==> flow/design.v (excerpt) <==
module cpu18 (
  input  wire        clk,
  input  wire        rst,
  output wire [9:0]  imem_addr,
  input  wire [17:0] imem_rdata,
  output wire [9:0]  dmem_addr,
  output wire [17:0] dmem_wdata,
  output wire        dmem_we,
  input  wire [17:0] dmem_rdata,
  output wire        halt
);
  localparam S_FETCH  = 2'd0;
  localparam S_DECODE = 2'd1;
  localparam S_EXEC   = 2'd2;
  localparam S_HALT   = 2'd3;
  reg  [1:0]  state;
  reg  [17:0] ir;
  reg         zf, cf;
  wire [9:0]  pc;
  wire [3:0] opcode = ir[17:14];
  wire [3:0] f_dst  = ir[13:10];
  wire [3:0] f_src1 = ir[9:6];
  wire [3:0] f_src2 = ir[3:0];
  wire [5:0] f_imm  = ir[5:0];
  wire [9:0] f_addr = ir[9:0];
  wire is_alu = (opcode[3:2] == 2'b00);           
  wire is_imm = (opcode[3:1] == 3'b010);          
  wire is_ld  = (opcode == 4'b0110);
  wire is_st  = (opcode == 4'b0111);
  wire is_cmp = (opcode == 4'b1000);
  wire is_jmp = (opcode >= 4'b1001) && (opcode <= 4'b1110);
  wire is_rst = (opcode == 4'b1111);
  reg taken;
  always @* begin
    case (opcode)
      4'b1001: taken = 1'b1;           
      4'b1010: taken = zf;             
      4'b1011: taken = ~zf & ~cf;      
      4'b1100: taken = cf;             
      4'b1101: taken = ~cf;            
      4'b1110: taken = cf | zf;        
      default: taken = 1'b0;
    endcase
  end
  wire exec = (state == S_EXEC);
  wire [17:0] rv1, rv2, wb_data;
  wire [3:0]  rsel1 = is_st ? f_dst : f_src1;
  Regfile regs (
    .select_register({1'b0, f_dst}),
    .reg_1({1'b0, rsel1}),
    .reg_2({1'b0, f_src2}),
    .data(wb_data),
    .clck(clk),
    .reset_enable(rst),
  ...
make LEC_CHECK=0 ABC_AREA=1 CAP_MARGIN=20 CORE_MARGIN=2 CORE_UTILIZATION=70 CTS_CLUSTER_DIAMETER=219 PLACE_DENSITY_LB_ADDON=0.27 SLEW_MARGIN=20 finish   # period 5.05 ns
run.sh (not shown) runs the stock make flow with config.mk's settings and CLKGATE_MAP_FILE=.
The starting point finished but failed the layout checks on negative setup slack.
Rerun with:
ABC_AREA = unset   (was 1)
CORE_UTILIZATION = 40   (was 70)
CTS_CLUSTER_DIAMETER = unset   (was 219)
PLACE_DENSITY_LB_ADDON = unset   (was 0.27)
SETUP_SLACK_MARGIN = 2.03   (was unset)
clock period = 8.75 ns   (was 5.05 ns; I/O delays follow)
Now the flow completed with no timing, DRC or antenna violations; clock skew went down by 3.9 ps; wire length went up by about 16%; design area went up by about 5%; cell count went down by about 15%.
Rerun with:
ABC_AREA = 1   (was unset)
CORE_UTILIZATION = 72   (was 40)
PLACE_DENSITY = 0.76   (was unset)
SETUP_SLACK_MARGIN = 1.71   (was 2.03)
clock period = 6.42 ns   (was 8.75 ns; I/O delays follow)
Result:
- Now the flow finished but fails on negative setup slack
- clock-buffer cell count came out higher by 1
- cell area came out lower by a few percent
- routed wire length came out lower by about a fifth
- clock skew stays flat
Rerun with:
ABC_AREA = unset   (was 1)
CORE_UTILIZATION = 70   (was 72)
CTS_CLUSTER_DIAMETER = 219   (was unset)
PLACE_DENSITY = unset   (was 0.76)
SETUP_SLACK_MARGIN = unset   (was 1.71)
clock period = 7.32 ns   (was 6.42 ns; I/O delays follow)
Effect: The new run reached the layout checks and failed them: negative setup slack; cell area climbs by a few percent; synthesized area climbs by a few percent; sequential cell count is unchanged; via count is lower by a little under a tenth; sequential share of layout area drops by 2.1 points; critical path depth is lower by 4; first-iteration DRC count goes down by a few percent; total power goes down by a few percent; sequential power fell by roughly a tenth; routed wire length went up by about a fifth; combinational power goes up by a quarter to a third.
Rerun with:
ABC_AREA = 1   (was unset)
CORE_UTILIZATION = 72   (was 70)
CTS_CLUSTER_DIAMETER = unset   (was 219)
PLACE_DENSITY = 0.72   (was unset)
SETUP_SLACK_MARGIN = 1.47   (was unset)
clock period = 4.96 ns   (was 7.32 ns; I/O delays follow)
The new run ran to the end with violations: negative setup slack; final area is lower by 2.5%; via count is higher by 12%; total power is higher by 45%; combinational power is higher by 4.2%; maximum frequency is higher by 4.0%.

---

Starting RTL as in the previous note.
==> flow/config.mk <==
export PLATFORM = sky130hd
export DESIGN_NAME = cpu18
export DESIGN_NICKNAME = cpu18
export VERILOG_FILES = /design/flow/design.v
export SDC_FILE = /design/flow/constraint.sdc
export NUM_CORES = 4
export LEC_CHECK = 0
export ABC_AREA = 1
export CAP_MARGIN = 5
export CORE_MARGIN = 2
export CORE_UTILIZATION = 72
export CTS_CLUSTER_DIAMETER = 360
export PLACE_DENSITY = 0.64
export SETUP_SLACK_MARGIN = 0.84
export SLEW_MARGIN = 40
==> flow/constraint.sdc <==
create_clock -name core_clock -period 6.42 [get_ports {clk}]
set_input_delay 1.2840 -clock core_clock [delete_from_list [all_inputs] [get_ports {clk}]]
set_output_delay 1.2840 -clock core_clock [all_outputs]
set_load 0.01 [all_outputs]
The starting point produced a layout that fails on negative setup slack.
Change:
- ABC_AREA: 1 -> not set
- CAP_MARGIN: 5 -> 20
- CORE_UTILIZATION: 72 -> 40
- CTS_CLUSTER_DIAMETER: 360 -> not set
- PLACE_DENSITY: 0.64 -> not set
- SETUP_SLACK_MARGIN: 0.84 -> not set
- SLEW_MARGIN: 40 -> 20
- clock period: 6.42 -> 8.75 ns (I/O delays scaled with it)
Now the flow ran to the end with no violations.
Worst setup slack improved by 1500 ps.
Die size went up by about 90%.
Core utilization came out lower by 38 points.
Final cell count is lower by about 14%.
Wire length goes up by 17%.
Final area climbs by 3.8%.
Via count goes down by 13%.
Worst hold slack stays flat.
Non-clock buffer count came out lower by 16.
Total power is lower by about 23%.
Sequential power decreases by 25%.
Change:
- ABC_AREA: not set -> 1
- CORE_UTILIZATION: 40 -> 72
- CTS_CLUSTER_DIAMETER: not set -> 77
- PLACE_DENSITY: not set -> 0.37
- SETUP_SLACK_MARGIN: not set -> 0.85
- clock period: 8.75 -> 6.49 ns (I/O delays scaled with it)
=>
- The changed run finished but fails on negative setup slack
- design area goes down by 4.8%
- via count goes up by 15%
- total power goes up by 28%
- clock power goes up by 26%
- count of clock-buffer cells in the layout goes up by 5
- setup slack gets worse by 1500 ps
- critical path depth goes up by 6
- core utilization goes up by 37 points
Change:
- ABC_AREA: 1 -> not set
- CORE_UTILIZATION: 72 -> 40
- CTS_CLUSTER_DIAMETER: 77 -> not set
- PLACE_DENSITY: 0.37 -> not set
- SETUP_SLACK_MARGIN: 0.85 -> not set
- clock period: 6.49 -> 9.0 ns (I/O delays scaled with it)
With this change the flow passed the timing, DRC and antenna checks.
Worst setup slack improves by 1500 ps.
Clock power went down by 21%.
Die size went up by 87%.
Cell area went up by 5.2%.
Hold slack degrades by 3.2 ps.
Clock-buffer cell count went down by 3.
Via count went down by 15%.
Sequential cell count does not change.
Routed wire length went up by 16%.
Power went down by 23%.
No activity file was given, so power comes from the tool's default toggle rates.
